### flow/config.mk
export PLATFORM = sky130hd
export DESIGN_NAME = v_tile
export DESIGN_NICKNAME = v_tile
export VERILOG_FILES = /design/flow/design.v
export SDC_FILE = /design/flow/constraint.sdc
export NUM_CORES = 4
export LEC_CHECK = 0
export CAP_MARGIN = 20
export CORE_MARGIN = 2
export CORE_UTILIZATION = 60
export CTS_CLUSTER_DIAMETER = 117
export MAX_ROUTING_LAYER = met4
export SETUP_SLACK_MARGIN = -0.23
export SLEW_MARGIN = 20
### flow/constraint.sdc
create_clock -name core_clock -period 3.04 [get_ports {clk}]
set_input_delay 0.6080 -clock core_clock [delete_from_list [all_inputs] [get_ports {clk}]]
set_output_delay 0.6080 -clock core_clock [all_outputs]
set_load 0.01 [all_outputs]
### flow/design.v
module regfile #(
    parameter width = 16, 
    parameter num_regs = 16, 
    parameter num_inputs = 4,
    parameter total_inputs = num_inputs + num_inputs)(
    input wire clk,
    input wire reset,
    input wire ren,
    output reg [(total_inputs+1)*width-1:0] r_data,
    output reg r_data_vld,
    input wire wen1,
    input wire [num_inputs*width-1:0] w_data1,
    output reg wr_ack1,
    input wire wen2,
    input wire [num_inputs*width-1:0] w_data2,
    output reg wr_ack2,
    input wire wen3,
    input wire [width-1:0] w_data3,
    output reg wr_ack3
);
    reg [width-1:0] registers [0:num_regs-1];
    always @(*) begin
        if (ren) begin
            for (int i = 0; i <= total_inputs; i += 1 ) begin
                r_data[i*width +: width] = registers[i];  
            end
            r_data_vld = 1'b1;
        end else begin
            for (int i = 0; i <= total_inputs; i += 1) begin
                r_data[i*width +: width] = {width{1'b0}};  
            end
            r_data_vld = 1'b0;
        end
    end
    always @(posedge clk) begin
        wr_ack1 <= 1'b0;
        wr_ack2 <= 1'b0;
        wr_ack3 <= 1'b0;
        if (reset) begin
            for (int i = 0; i < num_regs; i = i + 1) begin
                registers[i] <= {width{1'b0}};
            end
        end else if (!ren) begin
            if (wen1) begin
                for (int i = 0; i < num_inputs; i += 1) begin
                    registers[i] <= w_data1[i*width +: width]; 
                end
                wr_ack1 <= 1'b1;
            end
            if (wen2) begin
                for (int i = 0; i < num_inputs; i += 1) begin
                    registers[i + num_inputs] <= w_data2[i*width +: width]; 
                end
                wr_ack2 <= 1'b1;
            end
            if (wen3) begin
                registers[total_inputs] <= w_data3;
                wr_ack3 <= 1'b1;
            end
        end
    end
endmodule
`timescale 1ns/1ps
module mem #(
    parameter width = 16,
    parameter num_regs = 16,
    parameter num_inputs = 4,
    parameter total_inputs = num_inputs + num_inputs
) (
    input wire clk,
    input wire reset,
    input wire on_off,  
    input wire write_en1,  
    output reg write_rdy1,
    input wire [num_inputs*width-1:0] w_data_in1,
    output wire write_ack1,
    input wire write_en2,  
    output reg write_rdy2,
    input wire [num_inputs*width-1:0] w_data_in2,
    output wire write_ack2,
    input wire write_en3,  
    output reg write_rdy3,
    input wire [width-1:0] w_data_in3,
    output wire write_ack3,
    output wire [width-1:0] config_in,
    output wire [total_inputs*width-1:0] adder_inputs,
    output wire on_off_vector_fu,  
    output wire r_data_vld
);
    reg write_reg_en1, write_reg_en2, write_reg_en3;
    wire [(total_inputs+1)*width-1:0] r_data_out;
    wire read_reg_en, writing;
    wire write_ack_wire1, write_ack_wire2, write_ack_wire3;
    always @(posedge clk) begin
        if (reset) begin
            write_reg_en1 <= 0;
            write_reg_en2 <= 0;
            write_reg_en3 <= 0;
            write_rdy1 <= 1'b1;
            write_rdy2 <= 1'b1;
            write_rdy3 <= 1'b1;
        end else begin
            write_reg_en1 <= 0;
            write_reg_en2 <= 0;
            write_reg_en3 <= 0;
            if (!on_off) begin
                write_rdy1 <= (!write_en1) ? 1'b1 : 1'b0;
                write_rdy2 <= (!write_en2) ? 1'b1 : 1'b0;
                write_rdy3 <= (!write_en3) ? 1'b1 : 1'b0;
                if (write_en1 && !write_ack1) 
                    write_reg_en1 <= 1;
                if (write_en2 && !write_ack2) 
                    write_reg_en2 <= 1;
                if (write_en3 && !write_ack3) 
                    write_reg_en3 <= 1;
            end else begin
                write_rdy1 <= 1'b0;
                write_rdy2 <= 1'b0;
                write_rdy3 <= 1'b0;
            end
        end
    end
    assign writing = (write_en1 || write_en2 || write_en3);
    assign write_ack1 = write_ack_wire1;
    assign write_ack2 = write_ack_wire2;
    assign write_ack3 = write_ack_wire3;
    assign on_off_vector_fu = on_off && !writing;
    assign read_reg_en = on_off_vector_fu;
    assign config_in = r_data_out[total_inputs*width +: width];
    genvar i;
    generate
        for (i = 0; i < total_inputs; i = i + 1) begin
            assign adder_inputs[i*width +: width] = r_data_out[i*width +: width];
        end
    endgenerate
    regfile #(
        .width(width),
        .num_regs(num_regs),
        .num_inputs(num_inputs)
    ) regfile1 (
        .clk(clk),
        .reset(reset),
        .ren(read_reg_en),
        .r_data(r_data_out),
        .r_data_vld(r_data_vld),
        .wen1(write_reg_en1),
        .w_data1(w_data_in1),
        .wr_ack1(write_ack_wire1),
        .wen2(write_reg_en2),
        .w_data2(w_data_in2),
        .wr_ack2(write_ack_wire2),
        .wen3(write_reg_en3),
        .w_data3(w_data_in3),
        .wr_ack3(write_ack_wire3)
    );
endmodule
module half_adder #(parameter width = 16) (
    input wire clk,
    input wire reset,
    input wire [width-1:0] a,
    input wire [width-1:0] b,
    output reg [width-1:0] c,
    output reg carry_out,
    output reg ack,
    input wire on_off
);
    always @(posedge clk) begin
        if (reset || !on_off) begin
            c <= {width{1'b0}};
            carry_out <= 1'b0;
            ack <= 1'b0;
        end else begin
            {carry_out, c} = a + b;
            ack <= 1'b1;
        end
    end
endmodule
module full_adder #(parameter width = 16) (
    input wire clk,
    input wire reset,
    input wire [width-1:0] a,
    input wire [width-1:0] b,
    input wire carry_in,
    output reg [width-1:0] c,
    output reg carry_out,
    output reg ack,
    input wire carry_listen,
    input wire on_off
);
    always @(posedge clk) begin
        if (reset || !on_off) begin
            c <= {width{1'b0}};
            carry_out <= 1'b0;
            ack <= 1'b0;
        end else begin
            if (carry_listen) begin
                {carry_out, c} = a + b + carry_in;
                ack <= 1'b1;
            end else begin
                {carry_out, c} = a + b;
                ack <= 1'b1;
            end
        end
    end
endmodule
`timescale 1ns/1ps
module adder_fu #(
    parameter width = 16,
    parameter num_inputs = 4,
    parameter total_inputs = num_inputs + num_inputs
) (
    input wire clk,
    input wire reset,
    input wire [total_inputs*width-1:0] inputs,
    input wire on_off,
    input wire [15:0] config_in,
    output wire [num_inputs*width-1:0] outputs,
    output wire [3:0] dest_info,
    output wire ack
);
    wire carry1, carry2, carry3, carry4;
    wire ack1, ack2, ack3, ack4;
    reg a1_on_off, a2_on_off, a3_on_off, a4_on_off;
    wire [1:0] adder_config;
    assign adder_config = config_in[1:0];
    assign dest_info = config_in[5:2];
    always @(posedge clk) begin
        if (reset) begin
            a1_on_off <= 1'b0;
            a2_on_off <= 1'b0;
            a3_on_off <= 1'b0;
            a4_on_off <= 1'b0;
        end else if (on_off) begin
            case (adder_config)
                2'd0: begin  
                    a1_on_off <= 1'b1;
                    a2_on_off <= 1'b1;
                    a3_on_off <= 1'b1;
                    a4_on_off <= 1'b1;
                end
                2'd1: begin  
                    a1_on_off <= 1'b1;
                    a2_on_off <= a1_on_off;
                    a3_on_off <= 1'b1;
                    a4_on_off <= a3_on_off;
                end
                2'd3: begin  
                    a1_on_off <= 1'b1;
                    a2_on_off <= a1_on_off;
                    a3_on_off <= a2_on_off;
                    a4_on_off <= a3_on_off;
                end
                default: begin
                    a1_on_off <= 1'b0;
                    a2_on_off <= 1'b0;
                    a3_on_off <= 1'b0;
                    a4_on_off <= 1'b0;
                end
            endcase
        end else begin
                a1_on_off <= 1'b0;
                a2_on_off <= 1'b0;
                a3_on_off <= 1'b0;
                a4_on_off <= 1'b0;
        end
    end
    assign ack = ack4;
    half_adder #( .width(width) ) adder1 (
        .clk(clk),
        .reset(reset),
        .a(inputs[0*width +: width]),
        .b(inputs[4*width +: width]),
        .c(outputs[0*width +: width]),
        .carry_out(carry1),
        .ack(ack1),
        .on_off(a1_on_off)
    );
    full_adder #( .width(width) ) adder2 (
        .clk(clk),
        .reset(reset),
        .a(inputs[1*width +: width]),
        .b(inputs[5*width +: width]),
        .c(outputs[1*width +: width]),
        .carry_in(carry1),
        .carry_out(carry2),
        .carry_listen(config_in[0]),
        .on_off(a2_on_off),
        .ack(ack2)
    );
    full_adder #( .width(width) ) adder3 (
        .clk(clk),    
        .reset(reset),
        .a(inputs[2*width +: width]),
        .b(inputs[6*width +: width]),
        .c(outputs[2*width +: width]),
        .carry_in(carry2),
        .carry_out(carry3),
        .carry_listen(config_in[1]),
        .on_off(a3_on_off),
        .ack(ack3)
    );
    full_adder #( .width(width) ) adder4 (
        .clk(clk),
        .reset(reset),
        .a(inputs[3*width +: width]),
        .b(inputs[7*width +: width]),
        .c(outputs[3*width +: width]),
        .carry_in(carry3),
        .carry_out(carry4),
        .carry_listen(config_in[0]),
        .on_off(a4_on_off),
        .ack(ack4)
    );
endmodule
`timescale 1ns/1ps
module v_tile #(
    parameter width = 16,  
    parameter num_inputs = 4,  
    parameter num_regs = 16,  
    parameter total_inputs = num_inputs + num_inputs  
) (
    input wire clk,
    input wire reset,
    input wire on_off,  
    input wire write_en1,  
    output wire write_rdy1,
    input wire [num_inputs*width-1:0] w_data_in1,  
    output wire write_ack1,
    input wire write_en2,  
    output wire write_rdy2,
    input wire [num_inputs*width-1:0] w_data_in2,  
    output wire write_ack2,
    input wire write_en3,  
    output wire write_rdy3,
    input wire [width-1:0] w_data_in3,
    output wire write_ack3,
    output wire [num_inputs*width-1:0] adder_outputs,  
    output wire [3:0] dest_info,
    output wire adder_ack
);
    wire [total_inputs*width-1:0] adder_inputs;
    wire on_off_vector_fu;
    wire [15:0] config_in;
    mem #(
        .width(width),
        .num_regs(num_regs),
        .num_inputs(num_inputs)
    ) mem_inst (
        .clk(clk),
        .reset(reset),
        .on_off(on_off),
        .write_en1(write_en1),
        .write_rdy1(write_rdy1),
        .w_data_in1(w_data_in1),
        .write_ack1(write_ack1),
        .write_en2(write_en2),
        .write_rdy2(write_rdy2),
        .w_data_in2(w_data_in2),
        .write_ack2(write_ack2),
        .write_en3(write_en3),
        .write_rdy3(write_rdy3),
        .w_data_in3(w_data_in3),
        .write_ack3(write_ack3),
        .config_in(config_in),
        .adder_inputs(adder_inputs),
        .on_off_vector_fu(on_off_vector_fu)
    );
    adder_fu #(
        .width(width),
        .num_inputs(num_inputs)
    ) adder_fu_inst (
        .clk(clk),
        .reset(reset),
        .inputs(adder_inputs),  
        .on_off(on_off_vector_fu),  
        .config_in(config_in),
        .outputs(adder_outputs),
        .dest_info(dest_info),
        .ack(adder_ack)
    );
endmodule
### flow/run.sh
#!/bin/bash
# the make line also repeats each setting of config.mk as NAME=value (left out here)
make -C /OpenROAD-flow-scripts/flow DESIGN_CONFIG=/design/flow/config.mk WORK_HOME=/design/flow/orfs CLKGATE_MAP_FILE= finish
==> results of run 1 <==
==> layer usage <==
| metal | up-vias | track usage [%] | routed length (µm) |
|---|---|---|---|
| met1 | 6875 | 46.0 | 18100 |
| met5 | - | - | 0 |
| met3 | 775 | 7.11 | 8470 |
| li1 | 5959 | - | - |
| met4 | 0 | 22.1 | 7000 |
| met2 | 1669 | 70.2 | 25100 |
==> cell type report <==
type / instances / area [µm²] / area share, %
Inverter: 23 / 86.3 / 0.485
Sequential cell: 215 / 4300 / 24.2
Tap cell: 260 / 325 / 1.83
Timing Repair Buffer: 475 / 4270 / 24.0
Clock inverter: 9 / 85.1 / 0.478
Multi-Input combinational cell: 1171 / 8010 / 45.0
Clock buffer: 32 / 671 / 3.77
Antenna cell: 15 / 37.5 / 0.211
==> timing repair <==
| item | CTS | global route |
|---|---|---|
| gates cloned | 2 | 1 |
| pin swaps | 50 | 76 |
| resized | 102 | 98 |
| hold buffers | 0 | 0 |
| setup buffers | 22 | 21 |
| setup endpoints to repair | 41 | 35 |
==> per-stage QoR <==
step | power [mW] | TNS, ns | utilization [%]
after detailed placement | 3.43 | -52.32 | 83.4
final | 6.39 | -16.98 | 94.2
after CTS | 6.19 | -6.91 | 90.7
after floorplan | 3.14 | -13.09 | -
after global routing | 6.48 | -21.40 | 94.2
after global placement | 3.42 | -46.89 | 83.4
==> results_slide.txt, run 1 <==
Synthesis and Place & Route Summary

Drt
  • Starting DRC count in detailed routing: 2597
  • Via count: 15278
  • Wire per inst: 26.7 µm
  • Remaining routing DRC violations: 0
  • Total wire length after detailed routing: 58700 µm
  • Detailed Routing Iterations Pass 1: 12
  • Drt via density: 6.94
  • ANT nets after route: 0

Clock tree
  • Clock Pin Slew Worst Setup and Hold Paths: 0.06 ns
  • Maximum buffer depth of the clock tree: 3
  • Clk Latency, worst-skew pair: 0.56 ns
  • Number of clock sinks: 215
  • Buffer cell driving the clock tree root: sky130_fd_sc_hd__clkbuf_16
  • CTS tree: done
  • Number of buffers created by CTS: 24
  • CTS HTree Levels: 1

Global routing
  • Total Routing Usage GR: 41.2%
  • Largest net degree at the start of global routing: 46
  • Overflow after GRT: 0
  • Antenna violations before repair: 10
  • Via count of the first global-routing pass: 13127
  • Global-route wire length before repair: 65400 µm

Synthesis
  • Cell Area, Synth: 11600 µm²
  • Cell types occupying the most area after synthesis: sky130_fd_sc_hd__dfxtp_1 (37%), sky130_fd_sc_hd__nand2_1 (10%), sky130_fd_sc_hd__a21oi_1 (8.0%), sky130_fd_sc_hd__and2_1 (7.5%), sky130_fd_sc_hd__ha_1 (7.4%)
  • Nets at Floorplan: 1706
  • Top-area cell type share of the netlist area: 37.0%
  • Proportion of synthesized flip-flops having asynchronous set or reset: 0%
  • Cell total in the yosys stat output: 1483
  • Sequential cell area fraction in the yosys report: 37.0%
  • Dominant kind of combinational cell: simple AND/OR/NAND/NOR gates
  • Synth Area in XOR/XNOR: 4.74%
  • Share of synthesized area spent on multiplexers: 0.193%
  • And+or+nand+nor area frac: 28.4%
  • Most common flop cell mapped by yosys: sky130_fd_sc_hd__dfxtp_1
  • Most area-hungry cell type in the Yosys netlist: sky130_fd_sc_hd__dfxtp_1
  • Unique cell types: 75
  • Post-synthesis area per instance: 7.85 µm²
  • Total of warnings raised by yosys: 6
  • Count of library flops with an enable pin: 0
  • Leading cell types by count after synthesis: sky130_fd_sc_hd__nand2_1 (316), sky130_fd_sc_hd__dfxtp_1 (215), sky130_fd_sc_hd__a21oi_1 (185)
  • Synthesized instance count: 1483
  • FA/HA/MAJ Cells, Area Fraction: 8.10%
  • Synthesized-area fraction occupied by ao, oa, aoi and oai cells: 18.4%
  • Most repeated cell in the gate-level netlist after synthesis: sky130_fd_sc_hd__nand2_1
  • Number of synthesized register bits: 215
  • Yosys stat area: 11600 µm²

Pwr
  • Combinational Power: 0.554 mW
  • Sequential group power: 2.93 mW
  • Internal power component: 4.78 mW
  • Combinational share of power: 8.7%
  • Part of the power in the clock network: 45.4%
  • Worst-case vdd ir drop: 0.463 mV
  • Clock network power: 2.90 mW
  • Total power divided by cell area: 359 nW/µm²
  • Sequential share of power: 45.9%
  • Switch Pwr: 1.61 mW
  • Top power group: registers
  • Leakage power of the design: 7.25 nW
  • Switching Fraction: 25.2%

Final timing
  • Minimum setup slack in the final design: -1.06 ns
  • Final setup violation count: 44
  • Final Skew: 0.0184 ns
  • Count of pins over their slew limit: 3
  • Final critical-path share of the clock period: 135%
  • Worst hold slack across all endpoints: 0.358 ns
  • Max-slew headroom: -9.20%
  • Minimum clock period: 4.10 ns
  • Fin. Hold Viols: 0
  • Achievable Freq: 0.244 GHz
  • Slew @ Worst Pin: 1.62 ns
  • RSZ-0062 raised after global routing: true

Critical path
  • Critical Path Start Type: input pin
  • Timing endpoint of the critical path: adder_fu_inst.adder4.c[15]
  • Setup crit start: write_en3
  • CP max stage cell: sky130_fd_sc_hd__o41ai_2
  • Critical Path Sink Type: flip-flop
  • Data required time of the worst path: 3.42 ns
  • Ordered cell list for the critical path: buf_6 -> nor4b_4 -> buf_12 -> buf_8 -> buf_6 -> and2_1 -> ha_4 -> o21ai_2 -> o211ai_1 -> buf_4 -> a211oi_2 -> a211o_1 -> or2_1 -> nor3_4 -> nand2_1 -> o41ai_2
  • Maximum fanout count along the critical path: 9
  • Critical path class: input pin to flip-flop
  • Stages on the worst setup path: 16
  • Critical Path Max Stage Delay: 0.52 ns
  • Critical path's most frequent cell: sky130_fd_sc_hd__buf_6
  • Buffer and inverter count on the worst path: 5
  • Reg-to-reg endpoint: adder_fu_inst.adder4.c[15]
  • Worst Reg-to-Reg Cells: 11
  • Top cell family by delay on the critical path: simple AND/OR/NAND/NOR gates
  • Endpoint arrival time on the critical path: 4.48 ns
  • Launch instance of the worst register-to-register path: mem_inst.regfile1.registers[7][3]
  • Internal reg-to-reg setup slack: -0.42 ns

Floorplanning
  • Full die area: 20500 µm²
  • IO Pins: 225
  • Die X: 143 µm
  • Core ar.: 18900 µm²
  • Initial Utilization: 61.6%
  • Overall die height: 143 µm
  • Row count: 50

Worst hold path
  • Hold path start: write_en2
  • Min-Delay Path Class: input pin to flip-flop
  • Worst Hold Endpoint: mem_inst.write_rdy2
  • Hold depth: 3

Placement
  • Area post-placement: 15800 µm²
  • RePlAce Congestion: 0.931
  • Placed Instances: 2106
  • Final HPWL DP: 25800 µm
  • Number of port buffers: 214
  • Worst setup slack after placement: -1.31 ns

Outcome
  • Layout Check Fails: max-capacitance violations, max-slew violations, negative setup slack
  • Outcome: complete, but fails checks

Run
  • Tool warnings: 41
  • Max-cap violations: 2

Cells and area
  • Post-layout nets: 2133
  • Post-layout instance area: 17800 µm²
  • Filler cells: 600
  • Area delta synth->final: 52.8%
  • Cell Count, Final, Fillers Out: 2200
==> run 2, diff against run 1 <==
Settings changed: CORE_UTILIZATION 60 to 72, CTS_CLUSTER_DIAMETER 117 to 326, MAX_ROUTING_LAYER met4 to default, SETUP_SLACK_MARGIN -0.23 to default.
Clock period 3.04 ns to 1.92 ns, I/O delays scaled along.
==> results_slide.txt, run 2 <==
Key Metrics from the Run

Outcome
  • Outcome: did not finish
  • Stage where the run ended: detailed placement
  • First error message: [ERROR DPL-0038] Utilization greater than 100%, impossible to legalize

Synthesis
  • Count of library flops with an enable pin: 0
  • Cell Area, Synth: 11600 µm²
  • Synthesized-area fraction occupied by ao, oa, aoi and oai cells: 18.4%
  • Total of warnings raised by yosys: 6
  • Dominant kind of combinational cell: simple AND/OR/NAND/NOR gates
  • And+or+nand+nor area frac: 28.4%
  • Leading cell types by count after synthesis: sky130_fd_sc_hd__nand2_1 (316), sky130_fd_sc_hd__dfxtp_1 (215), sky130_fd_sc_hd__a21oi_1 (185)
  • Synth Area in XOR/XNOR: 4.74%
  • Yosys stat area: 11600 µm²
  • Proportion of synthesized flip-flops having asynchronous set or reset: 0%
  • FA/HA/MAJ Cells, Area Fraction: 8.10%
  • Most area-hungry cell type in the Yosys netlist: sky130_fd_sc_hd__dfxtp_1
  • Unique cell types: 75
  • Post-synthesis area per instance: 7.85 µm²
  • Number of synthesized register bits: 215
  • Cell total in the yosys stat output: 1483
  • Nets at Floorplan: 1706
  • Cell types occupying the most area after synthesis: sky130_fd_sc_hd__dfxtp_1 (37%), sky130_fd_sc_hd__nand2_1 (10%), sky130_fd_sc_hd__a21oi_1 (8.0%), sky130_fd_sc_hd__and2_1 (7.5%), sky130_fd_sc_hd__ha_1 (7.4%)
  • Most repeated cell in the gate-level netlist after synthesis: sky130_fd_sc_hd__nand2_1
  • Share of synthesized area spent on multiplexers: 0.193%
  • Top-area cell type share of the netlist area: 37.0%
  • Sequential cell area fraction in the yosys report: 37.0%
  • Synthesized instance count: 1483
  • Most common flop cell mapped by yosys: sky130_fd_sc_hd__dfxtp_1

Placement
  • Number of port buffers: 214
  • RePlAce Congestion: 0.986

Floorplanning
  • Initial Utilization: 73.5%
  • Core ar.: 15800 µm²
  • IO Pins: 225
  • Overall die height: 131 µm
  • Die X: 131 µm
  • Row count: 46
  • Full die area: 17200 µm²
-- run 2: metrics by stage --
step | cell area [µm²] | instances | setup WS (ns)
2_1_floorplan | 11900 | 1483 | -1.58
3_3_place_gp | 15900 | 2075 | -2.01
==> run 3, diff against run 2 <==
Settings changed: ABC_AREA from default to 0, CELL_PAD_IN_SITES_DETAIL_PLACEMENT from default to 2, CELL_PAD_IN_SITES_GLOBAL_PLACEMENT from default to 1, CORE_ASPECT_RATIO from default to 0.69, CORE_UTILIZATION 72 to 30, CTS_CLUSTER_DIAMETER 326 to default, CTS_CLUSTER_SIZE from default to 94, GPL_ROUTABILITY_DRIVEN from default to 0, GPL_TIMING_DRIVEN from default to 1, MIN_ROUTING_LAYER from default to met1, PLACE_DENSITY from default to 0.57, SETUP_SLACK_MARGIN from default to 1.13, SLEW_MARGIN 20 to 5, TNS_END_PERCENT from default to 30.
Clock period 1.92 ns to 4.5 ns, I/O delays scaled along.
==> results_slide.txt, run 3 <==
Synthesis and Place & Route Summary

Outcome
  • Outcome: timing/DRC/antenna clean

Worst hold path
  • Min-Delay Path Class: flip-flop to flip-flop
  • Hold path start: mem_inst.regfile1.wr_ack3
  • Hold depth: 1
  • Worst Hold Endpoint: mem_inst.write_reg_en3

Synthesis
  • Cell Area, Synth: 11600 µm²
  • Proportion of synthesized flip-flops having asynchronous set or reset: 0%
  • Dominant kind of combinational cell: simple AND/OR/NAND/NOR gates
  • Most common flop cell mapped by yosys: sky130_fd_sc_hd__dfxtp_1
  • Sequential cell area fraction in the yosys report: 37.0%
  • Synthesized instance count: 1483
  • Most repeated cell in the gate-level netlist after synthesis: sky130_fd_sc_hd__nand2_1
  • Total of warnings raised by yosys: 6
  • Synth Area in XOR/XNOR: 4.74%
  • FA/HA/MAJ Cells, Area Fraction: 8.10%
  • Cell types occupying the most area after synthesis: sky130_fd_sc_hd__dfxtp_1 (37%), sky130_fd_sc_hd__nand2_1 (10%), sky130_fd_sc_hd__a21oi_1 (8.0%), sky130_fd_sc_hd__and2_1 (7.5%), sky130_fd_sc_hd__ha_1 (7.4%)
  • Cell total in the yosys stat output: 1483
  • Leading cell types by count after synthesis: sky130_fd_sc_hd__nand2_1 (316), sky130_fd_sc_hd__dfxtp_1 (215), sky130_fd_sc_hd__a21oi_1 (185)
  • Share of synthesized area spent on multiplexers: 0.193%
  • Count of library flops with an enable pin: 0
  • Unique cell types: 75
  • Post-synthesis area per instance: 7.85 µm²
  • Synthesized-area fraction occupied by ao, oa, aoi and oai cells: 18.4%
  • Top-area cell type share of the netlist area: 37.0%
  • Yosys stat area: 11600 µm²
  • Most area-hungry cell type in the Yosys netlist: sky130_fd_sc_hd__dfxtp_1
  • And+or+nand+nor area frac: 28.4%
  • Number of synthesized register bits: 215
  • Nets at Floorplan: 1706

Critical path
  • Stages on the worst setup path: 20
  • Internal reg-to-reg setup slack: 1.23 ns
  • Critical path class: input pin to flip-flop
  • Data required time of the worst path: 5.00 ns
  • Setup crit start: on_off
  • Critical Path Start Type: input pin
  • Worst Reg-to-Reg Cells: 12
  • Maximum fanout count along the critical path: 8
  • Top cell family by delay on the critical path: buffers and inverters
  • Critical path's most frequent cell: sky130_fd_sc_hd__buf_6
  • Timing endpoint of the critical path: adder_fu_inst.adder4.c[12]
  • Buffer and inverter count on the worst path: 10
  • Launch instance of the worst register-to-register path: mem_inst.regfile1.registers[6][0]
  • Ordered cell list for the critical path: buf_6 -> nor4b_4 -> buf_6 -> buf_12 -> buf_8 -> and2_4 -> buf_6 -> fa_2 -> a211oi_4 -> o211ai_1 -> buf_4 -> buf_6 -> a41oi_4 -> xor2_4 -> nor4_4 -> buf_4 -> buf_4 -> buf_6 -> and3_4 -> o21a_1
  • Reg-to-reg endpoint: adder_fu_inst.adder3.c[14]
  • CP max stage cell: sky130_fd_sc_hd__fa_2
  • Endpoint arrival time on the critical path: 4.32 ns
  • Critical Path Max Stage Delay: 0.44 ns
  • Critical Path Sink Type: flip-flop

Final timing
  • Post-Route Setup TNS: 0 ns
  • Fin. Hold Viols: 0
  • Final critical-path share of the clock period: 84.8%
  • RSZ-0062 raised after global routing: true
  • Achievable Freq: 0.262 GHz
  • Final Skew: 0.0110 ns
  • Count of pins over their slew limit: 0
  • Final setup violation count: 0
  • Slew @ Worst Pin: 0.950 ns
  • Max-slew headroom: 36.7%
  • Minimum clock period: 3.82 ns

Pwr
  • Top power group: the clock network
  • Total power divided by cell area: 242 nW/µm²
  • Clock network power: 2.12 mW
  • Switch Pwr: 1.07 mW
  • Part of the power in the clock network: 47.7%
  • Leakage power of the design: 7.27 nW
  • Combinational Power: 0.353 mW
  • Sequential share of power: 44.4%
  • Combinational share of power: 7.9%
  • Internal power component: 3.37 mW
  • Worst-case vdd ir drop: 0.258 mV
  • Total power consumption of the routed design: 4.45 mW
  • Sequential group power: 1.97 mW
  • Switching Fraction: 24.2%

Floorplanning
  • Initial Utilization: 30.7%
  • Row count: 59
  • Die X: 241 µm
  • Overall die height: 168 µm
  • IO Pins: 225
  • Core ar.: 37900 µm²
  • Full die area: 40400 µm²

Global routing
  • Met2 usage in global routing: 40.3%
  • Via count of the first global-routing pass: 13350
  • GR Util met1: 31.1%
  • Overflow after GRT: 0
  • Antenna violations before repair: 5
  • Met3 Resource Use GR: 3.17%
  • Peak-usage layer in the global routing report: met2
  • Global-route wire length before repair: 74900 µm
  • Total Routing Usage GR: 23.4%
  • Largest net degree at the start of global routing: 77

Placement
  • Final HPWL DP: 33200 µm
  • Placed Instances: 2307
  • Area post-placement: 15600 µm²
  • Number of port buffers: 214

Drt
  • Starting DRC count in detailed routing: 530
  • Remaining routing DRC violations: 0
  • Drt via density: 5.03
  • ANT nets after route: 0
  • Via count: 12191
  • Total wire length after detailed routing: 51100 µm
  • Detailed Routing Iterations Pass 1: 4
  • Wire per inst: 21.1 µm

Clock tree
  • Maximum buffer depth of the clock tree: 3
  • CTS tree: done
  • Clock Pin Slew Worst Setup and Hold Paths: 0.06 ns
  • Clk Latency, worst-skew pair: 0.56 ns
  • Number of clock sinks: 215
  • Buffer cell driving the clock tree root: sky130_fd_sc_hd__clkbuf_16
  • CTS HTree Levels: 1
  • Number of buffers created by CTS: 26

Cells and area
  • Post-layout nets: 2107
  • Post-layout instance area: 18400 µm²
  • Filler cells: 4093
  • Cell Count, Final, Fillers Out: 2423
  • Area delta synth->final: 57.9%

Run
  • Max-cap violations: 0
  • Tool warnings: 39
run 3: timing repair:
item | in CTS | in global routing
pin swaps | 85 | 57
gates cloned | 5 | 0
endpoints found under the setup margin | 51 | 47
gates resized | 188 | 95
hold buffers | 0 | 0
buffers inserted | 33 | 29
run 3: per-stage QoR:
step | util (%) | worst slack (ns) | hold WS [ns]
floorplan | - | 0.477 | 0.432
global placement | 41.1 | -0.225 | 0.412
detailed placement | 41.1 | -0.352 | 0.421
CTS | 46.5 | 0.766 | 0.439
global route | 48.4 | 0.571 | 0.458
finish | 48.4 | 0.682 | 0.442
run 3: final cells by class:
type | count | area [µm²] | area share (%)
inverters | 23 | 86.3 | 0.470
diodes | 5 | 12.5 | 0.0681
flip-flops and latches | 215 | 4300 | 23.4
clock inverters | 11 | 125 | 0.681
well taps | 518 | 648 | 3.53
clock buffers | 33 | 717 | 3.90
multi-input cells | 1171 | 8270 | 45.0
repair buffers | 447 | 4210 | 22.9
run 3: metal layers:
layer / vias up / share of wire [%]
met4: 0 / 2.0
met1: 6080 / 46
met5: - / 0
li1: 5875 / -
met2: 183 / 49
met3: 53 / 3.0
==> run 4, diff against run 3 <==
Settings changed: ABC_AREA 0 to default, CELL_PAD_IN_SITES_DETAIL_PLACEMENT 2 to 0, CELL_PAD_IN_SITES_GLOBAL_PLACEMENT 1 to default, CORE_ASPECT_RATIO 0.69 to default, CORE_UTILIZATION 30 to 56, CTS_CLUSTER_SIZE 94 to 90, GPL_ROUTABILITY_DRIVEN 0 to default, GPL_TIMING_DRIVEN 1 to default, MAX_ROUTING_LAYER from default to met4, MIN_ROUTING_LAYER met1 to default, PLACE_DENSITY 0.57 to default, PLACE_DENSITY_LB_ADDON from default to 0.25, SETUP_SLACK_MARGIN 1.13 to default, SLEW_MARGIN 5 to 40, TNS_END_PERCENT 30 to 45.
Clock period 4.5 ns to 2.55 ns, I/O delays scaled along.
==> results_slide.txt, run 4 <==
Synthesis and Place & Route Summary

Cells and area
  • Filler cells: 644
  • Area delta synth->final: 63.6%
  • Post-layout nets: 2195
  • Post-layout instance area: 19000 µm²
  • Multi-input gate area in the final layout: 8620 µm²
  • Cell Count, Final, Fillers Out: 2269
  • Storage cell area: 4300 µm²
  • Final Util: 93.8%

Global routing
  • Antenna violations before repair: 12
  • Via count of the first global-routing pass: 14017
  • Overflow after GRT: 0
  • Total Routing Usage GR: 42.1%
  • Global-route wire length before repair: 72100 µm
  • Largest net degree at the start of global routing: 49

Drt
  • Drt via density: 7.02
  • ANT nets after route: 0
  • Starting DRC count in detailed routing: 2892
  • Total wire length after detailed routing: 64500 µm
  • Remaining routing DRC violations: 0
  • Wire per inst: 28.4 µm
  • Via count: 15930
  • Detailed Routing Iterations Pass 1: 14

Synthesis
  • Most area-hungry cell type in the Yosys netlist: sky130_fd_sc_hd__dfxtp_1
  • Synthesized instance count: 1483
  • Count of library flops with an enable pin: 0
  • Unique cell types: 75
  • Yosys stat area: 11600 µm²
  • Cell total in the yosys stat output: 1483
  • Total of warnings raised by yosys: 6
  • Most common flop cell mapped by yosys: sky130_fd_sc_hd__dfxtp_1
  • Cell types occupying the most area after synthesis: sky130_fd_sc_hd__dfxtp_1 (37%), sky130_fd_sc_hd__nand2_1 (10%), sky130_fd_sc_hd__a21oi_1 (8.0%), sky130_fd_sc_hd__and2_1 (7.5%), sky130_fd_sc_hd__ha_1 (7.4%)
  • Cell Area, Synth: 11600 µm²
  • Dominant kind of combinational cell: simple AND/OR/NAND/NOR gates
  • Nets at Floorplan: 1706
  • Synthesized-area fraction occupied by ao, oa, aoi and oai cells: 18.4%
  • And+or+nand+nor area frac: 28.4%
  • Leading cell types by count after synthesis: sky130_fd_sc_hd__nand2_1 (316), sky130_fd_sc_hd__dfxtp_1 (215), sky130_fd_sc_hd__a21oi_1 (185)
  • Top-area cell type share of the netlist area: 37.0%
  • Sequential cell area fraction in the yosys report: 37.0%
  • Proportion of synthesized flip-flops having asynchronous set or reset: 0%
  • Number of synthesized register bits: 215
  • Post-synthesis area per instance: 7.85 µm²
  • Share of synthesized area spent on multiplexers: 0.193%
  • FA/HA/MAJ Cells, Area Fraction: 8.10%
  • Synth Area in XOR/XNOR: 4.74%
  • Most repeated cell in the gate-level netlist after synthesis: sky130_fd_sc_hd__nand2_1

Clock tree
  • Maximum buffer depth of the clock tree: 3
  • Buffer cell driving the clock tree root: sky130_fd_sc_hd__clkbuf_16
  • Number of clock sinks: 215
  • Clk Latency, worst-skew pair: 0.56 ns
  • CTS tree: done
  • Number of buffers added to fix hold violations after cts: 0
  • Clock Pin Slew Worst Setup and Hold Paths: 0.07 ns
  • CTS HTree Levels: 1
  • Number of buffers created by CTS: 23

Outcome
  • Outcome: complete, but fails checks
  • Layout Check Fails: negative setup slack

Critical path
  • CP max stage cell: sky130_fd_sc_hd__o41ai_4
  • Timing endpoint of the critical path: adder_fu_inst.adder4.c[15]
  • Maximum fanout count along the critical path: 8
  • Critical Path Start Type: input pin
  • Ordered cell list for the critical path: buf_8 -> nor4b_4 -> buf_6 -> buf_12 -> buf_4 -> and2_1 -> ha_4 -> o21ai_4 -> o211ai_1 -> buf_4 -> a41oi_4 -> xor2_2 -> nor4_4 -> nand2b_1 -> o41ai_4 -> o41ai_2
  • Critical Path Sink Type: flip-flop
  • Launch instance of the worst register-to-register path: mem_inst.regfile1.registers[3][0]
  • Buffer and inverter count on the worst path: 5
  • Critical path class: input pin to flip-flop
  • Critical Path Max Stage Delay: 0.65 ns
  • Critical path's most frequent cell: sky130_fd_sc_hd__buf_4
  • Endpoint arrival time on the critical path: 4.64 ns
  • Setup crit start: write_en2
  • Reg-to-reg endpoint: adder_fu_inst.adder4.c[15]
  • Data required time of the worst path: 2.97 ns
  • Internal reg-to-reg setup slack: -1.31 ns
  • Top cell family by delay on the critical path: AND-OR/OR-AND gates
  • Stages on the worst setup path: 16
  • Worst Reg-to-Reg Cells: 12

Worst hold path
  • Min-Delay Path Class: input pin to flip-flop
  • Worst Hold Endpoint: mem_inst.write_rdy1
  • Hold depth: 3
  • Hold path start: write_en1

Final timing
  • Post-Route Setup TNS: -36.03 ns
  • Slew @ Worst Pin: 0.894 ns
  • Final Skew: 0.0340 ns
  • RSZ-0062 raised after global routing: true
  • Count of pins over their slew limit: 0
  • Max-slew headroom: 40.4%
  • Worst hold slack across all endpoints: 0.289 ns
  • Final setup violation count: 57
  • Minimum clock period: 4.22 ns
  • Fin. Hold Viols: 0
  • Minimum setup slack in the final design: -1.67 ns
  • Final critical-path share of the clock period: 165%
  • Achievable Freq: 0.237 GHz

Pwr
  • Part of the power in the clock network: 44.4%
  • Total power divided by cell area: 397 nW/µm²
  • Switching Fraction: 25.9%
  • Sequential share of power: 46.2%
  • Clock network power: 3.36 mW
  • Combinational share of power: 9.4%
  • Top power group: registers
  • Switch Pwr: 1.96 mW
  • Total power consumption of the routed design: 7.57 mW
  • Sequential group power: 3.50 mW
  • Leakage power of the design: 7.74 nW
  • Combinational Power: 0.714 mW
  • Internal power component: 5.60 mW
  • Worst-case vdd ir drop: 0.582 mV

Floorplanning
  • Full die area: 22000 µm²
  • IO Pins: 225
  • Row count: 52
  • Die X: 148 µm
  • Initial Utilization: 57.3%
  • Core ar.: 20300 µm²
  • Overall die height: 148 µm

Placement
  • RePlAce Congestion: 0.937
  • Placed Instances: 2130
  • Final HPWL DP: 25800 µm
  • Number of port buffers: 214
  • Area post-placement: 15900 µm²
  • Worst setup slack after placement: -1.85 ns

Run
  • Max-cap violations: 0
  • Tool warnings: 42
run 4: what timing repair did:
action,in CTS,in global routing
resized,244,141
endpoints found under the hold margin,0,0
pin swaps,105,86
setup endpoints to repair,66,54
cloned,5,0
setup buffers,57,33
run 4: routing by layer:
| layer | global-route usage [%] | routed length, µm | share of wire [%] |
|---|---|---|---|
| met1 | 45.2 | 19200 | 30 |
| met2 | 70.0 | 27800 | 43 |
| met3 | 10.2 | 9340 | 14 |
| met4 | 26.5 | 8120 | 13 |
| met5 | - | 0 | 0 |
run 4: area by class of cell:
type,count,share of cell area [%]
Multi-Input combinational cell,1171,45.2
Timing Repair Buffer,538,26.1
Sequential cell,215,22.6
Clock buffer,33,3.53
Tap cell,270,1.77
Inverter,23,0.466
Antenna cell,15,0.197
Clock inverter,4,0.125
==> run 5, diff against run 4 <==
Settings changed: ABC_AREA from default to 1, CELL_PAD_IN_SITES_DETAIL_PLACEMENT 0 to default, CORE_UTILIZATION 56 to 67, CTS_CLUSTER_DIAMETER from default to 371, CTS_CLUSTER_SIZE 90 to 95, MAX_ROUTING_LAYER met4 to default, PLACE_DENSITY from default to 0.36, PLACE_DENSITY_LB_ADDON 0.25 to default, SLEW_MARGIN 40 to 20, TNS_END_PERCENT 45 to 10.
Clock period 2.55 ns to 2.44 ns, I/O delays scaled along.
==> results_slide.txt, run 5 <==
Key Metrics from the Run

Outcome
  • Outcome: did not finish
  • Stage where the run ended: global routing
  • First error message: [ERROR GRT-0232] Routing congestion too high. Check the congestion heatmap in the GUI.

Global routing
  • Overflow after GRT: 164
  • Total Routing Usage GR: 75.5%

Floorplanning
  • Core ar.: 17400 µm²
  • Row count: 48
  • Full die area: 19000 µm²
  • IO Pins: 225
  • Overall die height: 138 µm
  • Initial Utilization: 69.0%
  • Die X: 138 µm

Placement
  • Final HPWL DP: 30200 µm
  • RePlAce Congestion: 1.01
  • Area post-placement: 15900 µm²
  • Number of port buffers: 214

Synthesis
  • Dominant kind of combinational cell: simple AND/OR/NAND/NOR gates
  • Synthesized instance count: 1831
  • Sequential cell area fraction in the yosys report: 35.8%
  • Most common flop cell mapped by yosys: sky130_fd_sc_hd__dfxtp_1
  • Most area-hungry cell type in the Yosys netlist: sky130_fd_sc_hd__dfxtp_1
  • Count of library flops with an enable pin: 0
  • Total of warnings raised by yosys: 6
  • Cell types occupying the most area after synthesis: sky130_fd_sc_hd__dfxtp_1 (36%), sky130_fd_sc_hd__nand2_1 (11%), sky130_fd_sc_hd__a21oi_1 (9.7%), sky130_fd_sc_hd__inv_1 (8.9%), sky130_fd_sc_hd__nor2_1 (7.2%)
  • Yosys stat area: 12000 µm²
  • And+or+nand+nor area frac: 26.8%
  • Leading cell types by count after synthesis: sky130_fd_sc_hd__nand2_1 (362), sky130_fd_sc_hd__inv_1 (286), sky130_fd_sc_hd__a21oi_1 (232)
  • Most repeated cell in the gate-level netlist after synthesis: sky130_fd_sc_hd__nand2_1
  • Number of synthesized register bits: 215
  • Unique cell types: 40
  • Synth Area in XOR/XNOR: 0.219%
  • Top-area cell type share of the netlist area: 35.8%
  • Proportion of synthesized flip-flops having asynchronous set or reset: 0%
  • Cell Area, Synth: 12000 µm²
  • FA/HA/MAJ Cells, Area Fraction: 7.85%
  • Share of synthesized area spent on multiplexers: 0%
  • Nets at Floorplan: 2054
  • Cell total in the yosys stat output: 1831
  • Synthesized-area fraction occupied by ao, oa, aoi and oai cells: 18.3%
  • Post-synthesis area per instance: 6.57 µm²

Clock tree
  • Number of buffers added to fix hold violations after cts: 0
  • Maximum buffer depth of the clock tree: 3
  • CTS HTree Levels: 1
  • Number of clock sinks: 215
  • Number of buffers created by CTS: 6
  • Buffer cell driving the clock tree root: sky130_fd_sc_hd__clkbuf_16
## run 5: per-layer routing
layer / GRT overflow / global-route usage [%]
met1: 0 / 70.7
met2: 91 / 95.1
met3: 4 / 59.8
met4: 69 / 83.9
met5: 0 / 14.7
## run 5: metrics by stage
step | setup slack [ns] | setup TNS, ns | hold WS (ns) | cells
after CTS | -0.216 | -2.54 | 0.242 | 2415
after global placement | -0.997 | -50.33 | 0.431 | 2402
after floorplan | -0.480 | -9.31 | 0.428 | 1831
after detailed placement | -1.18 | -63.26 | 0.417 | 2402
## run 5: what timing repair did
action                     4_1_cts
resized                         64
setup endpoints to repair       54
setup buffers                    6
pin swaps                       24
==> run 6, diff against run 5 <==
Settings changed: ABC_AREA 1 to default, CORE_UTILIZATION 67 to 40, CTS_CLUSTER_DIAMETER 371 to default, CTS_CLUSTER_SIZE 95 to default, PLACE_DENSITY 0.36 to default, SETUP_SLACK_MARGIN from default to 0.72, TNS_END_PERCENT 10 to default.
Clock period 2.44 ns to 4.35 ns, I/O delays scaled along.
==> results_slide.txt, run 6 <==
Synthesis and Place & Route Summary

Critical path
  • Critical path's most frequent cell: sky130_fd_sc_hd__buf_12
  • Timing endpoint of the critical path: adder_fu_inst.adder4.c[15]
  • Critical Path Start Type: input pin
  • Critical path class: input pin to flip-flop
  • Endpoint arrival time on the critical path: 4.17 ns
  • Maximum fanout count along the critical path: 7
  • Data required time of the worst path: 4.74 ns
  • Worst Reg-to-Reg Cells: 11
  • Critical Path Max Stage Delay: 0.39 ns
  • Internal reg-to-reg setup slack: 1.18 ns
  • Stages on the worst setup path: 17
  • Buffer and inverter count on the worst path: 6
  • Launch instance of the worst register-to-register path: mem_inst.regfile1.registers[2][0]
  • Ordered cell list for the critical path: buf_8 -> nor4b_4 -> buf_12 -> buf_12 -> buf_12 -> and2_1 -> ha_4 -> o21a_1 -> o21a_1 -> a311o_1 -> buf_6 -> xnor2_2 -> nor4_2 -> buf_4 -> nand2b_4 -> o41ai_4 -> o41ai_2
  • Critical Path Sink Type: flip-flop
  • CP max stage cell: sky130_fd_sc_hd__o41ai_4
  • Reg-to-reg endpoint: adder_fu_inst.adder3.carry_out
  • Top cell family by delay on the critical path: AND-OR/OR-AND gates
  • Setup crit start: write_en3

Pwr
  • Leakage power of the design: 6.91 nW
  • Total power consumption of the routed design: 4.44 mW
  • Switch Pwr: 1.01 mW
  • Sequential group power: 2.04 mW
  • Worst-case vdd ir drop: 0.278 mV
  • Combinational Power: 0.332 mW
  • Sequential share of power: 45.9%
  • Total power divided by cell area: 257 nW/µm²
  • Clock network power: 2.07 mW
  • Part of the power in the clock network: 46.6%
  • Top power group: the clock network
  • Internal power component: 3.42 mW
  • Switching Fraction: 22.8%
  • Combinational share of power: 7.5%

Floorplanning
  • Overall die height: 175 µm
  • Initial Utilization: 40.6%
  • IO Pins: 225
  • Row count: 62
  • Core ar.: 28700 µm²
  • Full die area: 30500 µm²
  • Die X: 175 µm

Synthesis
  • Synth Area in XOR/XNOR: 4.74%
  • Share of synthesized area spent on multiplexers: 0.193%
  • Proportion of synthesized flip-flops having asynchronous set or reset: 0%
  • Nets at Floorplan: 1706
  • Most repeated cell in the gate-level netlist after synthesis: sky130_fd_sc_hd__nand2_1
  • Number of synthesized register bits: 215
  • Cell types occupying the most area after synthesis: sky130_fd_sc_hd__dfxtp_1 (37%), sky130_fd_sc_hd__nand2_1 (10%), sky130_fd_sc_hd__a21oi_1 (8.0%), sky130_fd_sc_hd__and2_1 (7.5%), sky130_fd_sc_hd__ha_1 (7.4%)
  • Unique cell types: 75
  • Count of library flops with an enable pin: 0
  • Yosys stat area: 11600 µm²
  • Top-area cell type share of the netlist area: 37.0%
  • Cell total in the yosys stat output: 1483
  • Cell Area, Synth: 11600 µm²
  • Post-synthesis area per instance: 7.85 µm²
  • And+or+nand+nor area frac: 28.4%
  • Synthesized-area fraction occupied by ao, oa, aoi and oai cells: 18.4%
  • Most common flop cell mapped by yosys: sky130_fd_sc_hd__dfxtp_1
  • Most area-hungry cell type in the Yosys netlist: sky130_fd_sc_hd__dfxtp_1
  • Dominant kind of combinational cell: simple AND/OR/NAND/NOR gates
  • Synthesized instance count: 1483
  • Leading cell types by count after synthesis: sky130_fd_sc_hd__nand2_1 (316), sky130_fd_sc_hd__dfxtp_1 (215), sky130_fd_sc_hd__a21oi_1 (185)
  • Total of warnings raised by yosys: 6
  • FA/HA/MAJ Cells, Area Fraction: 8.10%
  • Sequential cell area fraction in the yosys report: 37.0%

Placement
  • Number of port buffers: 214
  • Area post-placement: 15500 µm²
  • Worst setup slack after placement: -0.338 ns
  • RePlAce Congestion: 0.851
  • Final HPWL DP: 24300 µm

Final timing
  • Minimum clock period: 3.77 ns
  • Minimum setup slack in the final design: 0.577 ns
  • Max-slew headroom: 44.3%
  • Fin. Hold Viols: 0
  • Final setup violation count: 0
  • Slew @ Worst Pin: 0.836 ns
  • Achievable Freq: 0.265 GHz
  • Final Skew: 0.0104 ns
  • RSZ-0062 raised after global routing: true
  • Count of pins over their slew limit: 0
  • Worst hold slack across all endpoints: 0.437 ns
  • Final critical-path share of the clock period: 86.7%

Global routing
  • Total Routing Usage GR: 21.1%
  • Via count of the first global-routing pass: 10759
  • Antenna violations before repair: 3
  • Overflow after GRT: 0
  • Global-route wire length before repair: 53000 µm
  • Largest net degree at the start of global routing: 78

Clock tree
  • Maximum buffer depth of the clock tree: 3
  • Number of buffers added to fix hold violations after cts: 0
  • CTS HTree Levels: 1
  • Clock Pin Slew Worst Setup and Hold Paths: 0.06 ns
  • Number of buffers created by CTS: 25
  • Buffer cell driving the clock tree root: sky130_fd_sc_hd__clkbuf_16
  • Clk Latency, worst-skew pair: 0.53 ns
  • CTS tree: done
  • Number of clock sinks: 215

Worst hold path
  • Hold depth: 1
  • Hold path start: mem_inst.regfile1.wr_ack2
  • Min-Delay Path Class: flip-flop to flip-flop
  • Worst Hold Endpoint: mem_inst.write_reg_en2

Drt
  • Drt via density: 5.03
  • Starting DRC count in detailed routing: 544
  • Total wire length after detailed routing: 34300 µm
  • ANT nets after route: 0
  • Via count: 11339
  • Detailed Routing Iterations Pass 1: 6
  • Remaining routing DRC violations: 0
  • Wire per inst: 15.2 µm

Cells and area
  • Post-layout instance area: 17300 µm²
  • Final Util: 60.2%
  • Area delta synth->final: 48.4%
  • Multi-input gate area in the final layout: 7760 µm²
  • Post-layout nets: 2074
  • Storage cell area: 4300 µm²
  • Filler cells: 2602

Run
  • Max-cap violations: 0
  • Tool warnings: 39

Outcome
  • Outcome: timing/DRC/antenna clean
-- run 6: per-layer routing --
| metal | GRT usage [%] | share of wire (%) | up-vias |
|---|---|---|---|
| met5 | 0 | 0.047 | - |
| met4 | 4.93 | 2.2 | 2 |
| met3 | 3.55 | 4.9 | 53 |
| met2 | 37.2 | 48 | 216 |
| met1 | 27.0 | 45 | 5253 |
| li1 | - | - | 5815 |
-- run 6: layout make-up --
cell class | instances | share of cell area [%]
Clock buffer | 34 | 3.99
Sequential cell | 215 | 24.9
Multi-Input combinational cell | 1171 | 44.9
Inverter | 23 | 0.500
Antenna cell | 2 | 0.0290
Clock inverter | 9 | 0.637
Tap cell | 384 | 2.78
Timing Repair Buffer | 415 | 22.3
-- run 6: what timing repair did --
action / 4_1_cts / 5_1_grt
gates cloned: 0 / 2
resized: 52 / 117
buffers inserted: 11 / 20
pin swaps: 22 / 59
endpoints found under the setup margin: 36 / 28
-- run 6: through the flow --
stage                     TNS [ns]  cells
final                            0   2253
after global routing             0   2251
after CTS                        0   2229
after detailed placement     -2.98   2175
after global placement       -2.47   2175
after floorplan                  0   1483
==> run 7, diff against run 6 <==
Settings changed: CORE_UTILIZATION 40 to 66, HOLD_SLACK_MARGIN from default to 0.29, SETUP_SLACK_MARGIN 0.72 to -0.22.
Clock period 4.35 ns to 3.28 ns, I/O delays scaled along.
==> results_slide.txt, run 7 <==
Key Metrics from the Run

Synthesis
  • Most repeated cell in the gate-level netlist after synthesis: sky130_fd_sc_hd__nand2_1
  • And+or+nand+nor area frac: 28.4%
  • Most area-hungry cell type in the Yosys netlist: sky130_fd_sc_hd__dfxtp_1
  • Cell types occupying the most area after synthesis: sky130_fd_sc_hd__dfxtp_1 (37%), sky130_fd_sc_hd__nand2_1 (10%), sky130_fd_sc_hd__a21oi_1 (8.0%), sky130_fd_sc_hd__and2_1 (7.5%), sky130_fd_sc_hd__ha_1 (7.4%)
  • Most common flop cell mapped by yosys: sky130_fd_sc_hd__dfxtp_1
  • Top-area cell type share of the netlist area: 37.0%
  • Synthesized-area fraction occupied by ao, oa, aoi and oai cells: 18.4%
  • Cell Area, Synth: 11600 µm²
  • FA/HA/MAJ Cells, Area Fraction: 8.10%
  • Synthesized instance count: 1483
  • Share of synthesized area spent on multiplexers: 0.193%
  • Unique cell types: 75
  • Total of warnings raised by yosys: 6
  • Cell total in the yosys stat output: 1483
  • Number of synthesized register bits: 215
  • Count of library flops with an enable pin: 0
  • Yosys stat area: 11600 µm²
  • Dominant kind of combinational cell: simple AND/OR/NAND/NOR gates
  • Post-synthesis area per instance: 7.85 µm²
  • Sequential cell area fraction in the yosys report: 37.0%
  • Leading cell types by count after synthesis: sky130_fd_sc_hd__nand2_1 (316), sky130_fd_sc_hd__dfxtp_1 (215), sky130_fd_sc_hd__a21oi_1 (185)
  • Synth Area in XOR/XNOR: 4.74%
  • Proportion of synthesized flip-flops having asynchronous set or reset: 0%
  • Nets at Floorplan: 1706

Floorplanning
  • Die X: 137 µm
  • Full die area: 18700 µm²
  • Initial Utilization: 67.3%
  • Row count: 48
  • IO Pins: 225
  • Core ar.: 17300 µm²
  • Overall die height: 137 µm

Clock tree
  • CTS HTree Levels: 1
  • Maximum buffer depth of the clock tree: 3
  • Number of buffers added to fix hold violations after cts: 0
  • Number of clock sinks: 215
  • Buffer cell driving the clock tree root: sky130_fd_sc_hd__clkbuf_16
  • Number of buffers created by CTS: 23

Placement
  • RePlAce Congestion: 0.971
  • Number of port buffers: 214
  • Worst setup slack after placement: -1.13 ns
  • Placed Instances: 2067
  • Final HPWL DP: 27700 µm

Outcome
  • Outcome: did not finish
  • Stage where the run ended: global routing
  • First error message: [ERROR GRT-0116] Global routing finished with congestion. Check the congestion regions in the DRC Viewer.

Global routing
  • Total Routing Usage GR: 70.1%
  • Overflow after GRT: 20
run 7: per-layer routing:
layer,track usage [%],overflow
met1,69.3,0
met2,91.4,6
met3,49.1,1
met4,73.7,13
met5,8.06,0
run 7: timing repair:
item	4_1_cts
setup buffers	13
endpoints found under the hold margin	0
pin swaps	44
gates cloned	1
setup endpoints to repair	34
resized	70
run 7: through the flow:
step                instance area, µm²  total power, mW
CTS                              16700             5.54
detailed placement               15600             3.19
floorplan                        11800             2.91
global placement                 15600             3.16
==> run 8, diff against run 7 <==
Settings changed: ABC_AREA from default to 1, CORE_UTILIZATION 66 to 72, CTS_CLUSTER_DIAMETER from default to 374, CTS_CLUSTER_SIZE from default to 97, HOLD_SLACK_MARGIN 0.29 to default, PLACE_DENSITY from default to 0.43, SETUP_SLACK_MARGIN -0.22 to default, TNS_END_PERCENT from default to 10.
Clock period 3.28 ns to 2.72 ns, I/O delays scaled along.
==> results_slide.txt, run 8 <==
Key Metrics from the Run

Outcome
  • Outcome: did not finish
  • Stage where the run ended: detailed placement
  • First error message: [ERROR DPL-0033] detailed placement checks failed during check placement.

Synthesis
  • FA/HA/MAJ Cells, Area Fraction: 7.85%
  • Leading cell types by count after synthesis: sky130_fd_sc_hd__nand2_1 (362), sky130_fd_sc_hd__inv_1 (286), sky130_fd_sc_hd__a21oi_1 (232)
  • Yosys stat area: 12000 µm²
  • Cell Area, Synth: 12000 µm²
  • Dominant kind of combinational cell: simple AND/OR/NAND/NOR gates
  • Top-area cell type share of the netlist area: 35.8%
  • Synthesized-area fraction occupied by ao, oa, aoi and oai cells: 18.3%
  • Cell total in the yosys stat output: 1831
  • Nets at Floorplan: 2054
  • Cell types occupying the most area after synthesis: sky130_fd_sc_hd__dfxtp_1 (36%), sky130_fd_sc_hd__nand2_1 (11%), sky130_fd_sc_hd__a21oi_1 (9.7%), sky130_fd_sc_hd__inv_1 (8.9%), sky130_fd_sc_hd__nor2_1 (7.2%)
  • Share of synthesized area spent on multiplexers: 0%
  • And+or+nand+nor area frac: 26.8%
  • Number of synthesized register bits: 215
  • Synthesized instance count: 1831
  • Post-synthesis area per instance: 6.57 µm²
  • Most repeated cell in the gate-level netlist after synthesis: sky130_fd_sc_hd__nand2_1
  • Unique cell types: 40
  • Most area-hungry cell type in the Yosys netlist: sky130_fd_sc_hd__dfxtp_1
  • Total of warnings raised by yosys: 6
  • Count of library flops with an enable pin: 0
  • Sequential cell area fraction in the yosys report: 35.8%
  • Proportion of synthesized flip-flops having asynchronous set or reset: 0%
  • Synth Area in XOR/XNOR: 0.219%
  • Most common flop cell mapped by yosys: sky130_fd_sc_hd__dfxtp_1

Floorplanning
  • Row count: 47
  • Die X: 133 µm
  • Core ar.: 16500 µm²
  • Full die area: 17800 µm²
  • IO Pins: 225
  • Overall die height: 133 µm
  • Initial Utilization: 73.0%

Placement
  • Number of port buffers: 214
  • RePlAce Congestion: 0.969
[run 8: through the flow]
step	worst slack [ns]	total power, mW
global placement	-0.775	3.96
floorplan	-0.256	3.63
==> run 9, diff against run 8 <==
Settings changed: ABC_AREA 1 to default, CELL_PAD_IN_SITES_DETAIL_PLACEMENT from default to 0, CELL_PAD_IN_SITES_GLOBAL_PLACEMENT from default to 3, CORE_MARGIN 2 to 7, CORE_UTILIZATION 72 to 65, CTS_CLUSTER_DIAMETER 374 to 213, CTS_CLUSTER_SIZE 97 to 90, GPL_ROUTABILITY_DRIVEN from default to 0, MAX_ROUTING_LAYER from default to met5, PLACE_DENSITY 0.43 to default, PLACE_DENSITY_LB_ADDON from default to 0.25, SETUP_SLACK_MARGIN from default to 1.71, SLEW_MARGIN 20 to 40, TNS_END_PERCENT 10 to 45.
Clock period 2.72 ns to 7.45 ns, I/O delays scaled along.
==> results_slide.txt, run 9 <==
Key Metrics from the Run

Floorplanning
  • Overall die height: 148 µm
  • Initial Utilization: 66.8%
  • Row count: 48
  • Core ar.: 17400 µm²
  • Full die area: 21900 µm²
  • Die X: 148 µm

Synthesis
  • Sequential cell area fraction in the yosys report: 37.0%
  • And+or+nand+nor area frac: 28.4%
  • Total of warnings raised by yosys: 6
  • Synth Area in XOR/XNOR: 4.74%
  • FA/HA/MAJ Cells, Area Fraction: 8.10%
  • Cell Area, Synth: 11600 µm²
  • Unique cell types: 75
  • Most common flop cell mapped by yosys: sky130_fd_sc_hd__dfxtp_1
  • Most area-hungry cell type in the Yosys netlist: sky130_fd_sc_hd__dfxtp_1
  • Leading cell types by count after synthesis: sky130_fd_sc_hd__nand2_1 (316), sky130_fd_sc_hd__dfxtp_1 (215), sky130_fd_sc_hd__a21oi_1 (185)
  • Cell types occupying the most area after synthesis: sky130_fd_sc_hd__dfxtp_1 (37%), sky130_fd_sc_hd__nand2_1 (10%), sky130_fd_sc_hd__a21oi_1 (8.0%), sky130_fd_sc_hd__and2_1 (7.5%), sky130_fd_sc_hd__ha_1 (7.4%)
  • Number of synthesized register bits: 215
  • Synthesized instance count: 1483
  • Count of library flops with an enable pin: 0
  • Dominant kind of combinational cell: simple AND/OR/NAND/NOR gates
  • Proportion of synthesized flip-flops having asynchronous set or reset: 0%
  • Top-area cell type share of the netlist area: 37.0%
  • Yosys stat area: 11600 µm²
  • Most repeated cell in the gate-level netlist after synthesis: sky130_fd_sc_hd__nand2_1
  • Post-synthesis area per instance: 7.85 µm²
  • Nets at Floorplan: 1706
  • Synthesized-area fraction occupied by ao, oa, aoi and oai cells: 18.4%
  • Share of synthesized area spent on multiplexers: 0.193%
  • Cell total in the yosys stat output: 1483

Outcome
  • First error message: [ERROR FLW-0024] Place density exceeds 1.0 (current PLACE_DENSITY_LB_ADDON =  0.25). Please check if the value of  PLACE_DENSITY_LB_ADDON is between 0 and 0.99.
  • Outcome: did not finish
  • Stage where the run ended: global placement without I/O
==> run 10, diff against run 9 <==
Settings changed: CELL_PAD_IN_SITES_DETAIL_PLACEMENT 0 to default, CELL_PAD_IN_SITES_GLOBAL_PLACEMENT 3 to default, CORE_MARGIN 7 to 2, CORE_UTILIZATION 65 to 58, CTS_CLUSTER_DIAMETER 213 to 117, CTS_CLUSTER_SIZE 90 to default, GPL_ROUTABILITY_DRIVEN 0 to default, MAX_ROUTING_LAYER met5 to met4, PLACE_DENSITY_LB_ADDON 0.25 to default, SETUP_SLACK_MARGIN 1.71 to 0.44, SLEW_MARGIN 40 to 20, TNS_END_PERCENT 45 to 35.
Clock period 7.45 ns to 2.42 ns, I/O delays scaled along.
==> results_slide.txt, run 10 <==
Key Metrics from the Run

Outcome
  • Outcome: did not finish
  • Stage where the run ended: global routing
  • First error message: [ERROR GRT-0232] Routing congestion too high. Check the congestion heatmap in the GUI.

Floorplanning
  • IO Pins: 225
  • Die X: 146 µm
  • Row count: 51
  • Full die area: 21200 µm²
  • Initial Utilization: 59.4%
  • Core ar.: 19600 µm²
  • Overall die height: 146 µm

Global routing
  • Total Routing Usage GR: 75.9%
  • Overflow after GRT: 37

Synthesis
  • Number of synthesized register bits: 215
  • Unique cell types: 75
  • Total of warnings raised by yosys: 6
  • Post-synthesis area per instance: 7.85 µm²
  • Cell Area, Synth: 11600 µm²
  • Synth Area in XOR/XNOR: 4.74%
  • FA/HA/MAJ Cells, Area Fraction: 8.10%
  • And+or+nand+nor area frac: 28.4%
  • Cell types occupying the most area after synthesis: sky130_fd_sc_hd__dfxtp_1 (37%), sky130_fd_sc_hd__nand2_1 (10%), sky130_fd_sc_hd__a21oi_1 (8.0%), sky130_fd_sc_hd__and2_1 (7.5%), sky130_fd_sc_hd__ha_1 (7.4%)
  • Leading cell types by count after synthesis: sky130_fd_sc_hd__nand2_1 (316), sky130_fd_sc_hd__dfxtp_1 (215), sky130_fd_sc_hd__a21oi_1 (185)
  • Yosys stat area: 11600 µm²
  • Most area-hungry cell type in the Yosys netlist: sky130_fd_sc_hd__dfxtp_1
  • Most common flop cell mapped by yosys: sky130_fd_sc_hd__dfxtp_1
  • Dominant kind of combinational cell: simple AND/OR/NAND/NOR gates
  • Synthesized instance count: 1483
  • Count of library flops with an enable pin: 0
  • Synthesized-area fraction occupied by ao, oa, aoi and oai cells: 18.4%
  • Nets at Floorplan: 1706
  • Proportion of synthesized flip-flops having asynchronous set or reset: 0%
  • Most repeated cell in the gate-level netlist after synthesis: sky130_fd_sc_hd__nand2_1
  • Sequential cell area fraction in the yosys report: 37.0%
  • Share of synthesized area spent on multiplexers: 0.193%
  • Top-area cell type share of the netlist area: 37.0%
  • Cell total in the yosys stat output: 1483

Placement
  • RePlAce Congestion: 0.923
  • Final HPWL DP: 25700 µm
  • Placed Instances: 2125
  • Number of port buffers: 214

Clock tree
  • CTS HTree Levels: 1
  • Number of buffers created by CTS: 24
  • Number of buffers added to fix hold violations after cts: 0
  • Maximum buffer depth of the clock tree: 3
  • Buffer cell driving the clock tree root: sky130_fd_sc_hd__clkbuf_16
  • Number of clock sinks: 215
-- run 10: stage by stage --
stage / area [µm²] / utilization (%) / hold WS (ns) / setup slack [ns]
after floorplan: 11900 / - / 0.432 / -1.18
after global placement: 15900 / 81.1 / 0.434 / -1.70
after detailed placement: 15900 / 81.1 / 0.436 / -1.89
after CTS: 18100 / 92.3 / 0.232 / -0.726
-- run 10: what timing repair did --
item / 4_1_cts
resized: 235
setup endpoints to repair: 207
buffers inserted: 60
pin swaps: 100
gates cloned: 2
-- run 10: per-layer routing --
metal,GRT usage (%),GRT overflow
met1,71.7,0
met2,94.1,16
met3,56.1,8
met4,79.3,13
met5,-,-
==> run 11, diff against run 10 <==
Settings changed: ABC_AREA from default to 1, CAP_MARGIN 20 to 15, CORE_ASPECT_RATIO from default to 1.11, CORE_MARGIN 2 to 4, CORE_UTILIZATION 58 to 40, CTS_CLUSTER_DIAMETER 117 to 360, GPL_ROUTABILITY_DRIVEN from default to 1, GPL_TIMING_DRIVEN from default to 1, MIN_ROUTING_LAYER from default to met2, SETUP_SLACK_MARGIN 0.44 to -0.29, TNS_END_PERCENT 35 to 45.
Clock period 2.42 ns to 4.5 ns, I/O delays scaled along.
==> results_slide.txt, run 11 <==
Synthesis and Place & Route Summary

Pwr
  • Switching Fraction: 23.7%
  • Part of the power in the clock network: 44.6%
  • Combinational share of power: 8.3%
  • Sequential share of power: 47.1%
  • Leakage power of the design: 6.40 nW
  • Combinational Power: 0.353 mW
  • Top power group: registers
  • Sequential group power: 1.99 mW
  • Worst-case vdd ir drop: 0.248 mV
  • Total power divided by cell area: 275 nW/µm²
  • Switch Pwr: 1.00 mW
  • Total power consumption of the routed design: 4.22 mW

Synthesis
  • Yosys stat area: 12000 µm²
  • Cell total in the yosys stat output: 1831
  • Unique cell types: 40
  • Proportion of synthesized flip-flops having asynchronous set or reset: 0%
  • Synthesized instance count: 1831
  • Synth Area in XOR/XNOR: 0.219%
  • FA/HA/MAJ Cells, Area Fraction: 7.85%
  • Synthesized-area fraction occupied by ao, oa, aoi and oai cells: 18.3%
  • Cell Area, Synth: 12000 µm²
  • Most area-hungry cell type in the Yosys netlist: sky130_fd_sc_hd__dfxtp_1
  • And+or+nand+nor area frac: 26.8%
  • Most common flop cell mapped by yosys: sky130_fd_sc_hd__dfxtp_1
  • Nets at Floorplan: 2054
  • Top-area cell type share of the netlist area: 35.8%
  • Post-synthesis area per instance: 6.57 µm²
  • Share of synthesized area spent on multiplexers: 0%
  • Sequential cell area fraction in the yosys report: 35.8%
  • Cell types occupying the most area after synthesis: sky130_fd_sc_hd__dfxtp_1 (36%), sky130_fd_sc_hd__nand2_1 (11%), sky130_fd_sc_hd__a21oi_1 (9.7%), sky130_fd_sc_hd__inv_1 (8.9%), sky130_fd_sc_hd__nor2_1 (7.2%)
  • Total of warnings raised by yosys: 6
  • Number of synthesized register bits: 215
  • Count of library flops with an enable pin: 0

Outcome
  • Outcome: timing/DRC/antenna clean

Critical path
  • Worst Reg-to-Reg Cells: 15
  • Data required time of the worst path: 3.60 ns
  • Endpoint arrival time on the critical path: 3.29 ns
  • Maximum fanout count along the critical path: 42
  • Top cell family by delay on the critical path: buffers and inverters
  • Ordered cell list for the critical path: clkdlybuf4s50_1 -> inv_2 -> nor2_4 -> nand2_4 -> buf_12 -> buf_4 -> nor2_1 -> clkdlybuf4s50_1
  • CP max stage cell: sky130_fd_sc_hd__clkdlybuf4s50_1
  • Reg-to-reg endpoint: adder_fu_inst.adder3.carry_out
  • Buffer and inverter count on the worst path: 5
  • Critical path class: input pin to output pin
  • Critical Path Sink Type: output pin
  • Critical path's most frequent cell: sky130_fd_sc_hd__clkdlybuf4s50_1
  • Internal reg-to-reg setup slack: 1.66 ns
  • Critical Path Max Stage Delay: 0.64 ns
  • Setup crit start: on_off

Worst hold path
  • Min-Delay Path Class: flip-flop to flip-flop
  • Worst Hold Endpoint: mem_inst.write_reg_en3
  • Hold path start: mem_inst.regfile1.wr_ack3

Final timing
  • Final Skew: 0.0147 ns
  • Final critical-path share of the clock period: 93.2%
  • Slew @ Worst Pin: 0.681 ns
  • Count of pins over their slew limit: 0
  • Fin. Hold Viols: 0
  • Final setup violation count: 0
  • RSZ-0062 raised after global routing: false
  • Achievable Freq: 0.238 GHz
  • Max-slew headroom: 54.5%

Global routing
  • Overflow after GRT: 0
  • Total Routing Usage GR: 33.3%
  • Largest net degree at the start of global routing: 77
  • Antenna violations before repair: 0
  • Via count of the first global-routing pass: 17155
  • Global-route wire length before repair: 57500 µm

Floorplanning
  • Full die area: 32900 µm²
  • Overall die height: 191 µm
  • IO Pins: 225
  • Row count: 66
  • Die X: 173 µm
  • Initial Utilization: 40.8%

Cells and area
  • Post-layout nets: 2252
  • Filler cells: 3040
  • Area delta synth->final: 27.7%
  • Multi-input gate area in the final layout: 6410 µm²
  • Storage cell area: 4300 µm²

Drt
  • ANT nets after route: 0
  • Remaining routing DRC violations: 0
  • Routed metal-1 wirelength: 0 µm
  • Via count: 16759
  • Highest signal layer in the routed design: met4
  • Drt via density: 6.90
  • Starting DRC count in detailed routing: 1983
  • Detailed Routing Iterations Pass 1: 6
  • Wire per inst: 14.6 µm
  • Wire length on met3: 14200 µm
  • Routed met2 length: 19200 µm

Clock tree
  • Number of buffers added to fix hold violations after cts: 0
  • Number of instances resized during post-cts repair: 0
  • Buffer cell driving the clock tree root: sky130_fd_sc_hd__clkbuf_16
  • Count of buffers added by post-CTS timing repair for setup: 0
  • CTS tree: done
  • Clk Latency, worst-skew pair: 0.55 ns
  • Number of clock sinks: 215
  • CTS HTree Levels: 1
  • Number of buffers created by CTS: 24

Placement
  • Number of port buffers: 214
  • Final HPWL DP: 26300 µm
  • RePlAce Congestion: 0.832

Run
  • Tool warnings: 36
run 11: routing by layer:
layer	GRT usage, %	vias up
met1	-	6232
li1	-	6221
met2	39.9	4034
met4	4.21	0
met3	43.4	272
met5	-	-
run 11: stage by stage:
stage / worst slack (ns) / utilization, % / instance area [µm²] / hold slack, ns / std cells
floorplan: 0.735 / - / 12000 / 0.428 / 1831
detailed placement: 0.176 / 49.5 / 14600 / 0.418 / 2377
global route: 0.161 / 52.0 / 15300 / 0.454 / 2418
CTS: 0.365 / 52.0 / 15300 / 0.427 / 2418
global placement: 0.250 / 49.5 / 14600 / 0.409 / 2377
finish: 0.306 / 52.1 / 15400 / 0.426 / 2429
run 11: cell type report:
cell class              instances  area share, %
well taps                     374           3.05
diodes                         11          0.179
inverters                     294           7.20
clock buffers                  38           4.65
multi-input cells            1263           41.8
flip-flops and latches        215           28.0
repair buffers                231           15.0
clock inverters                 3         0.0978
Power is estimated from default activity; no workload was simulated.
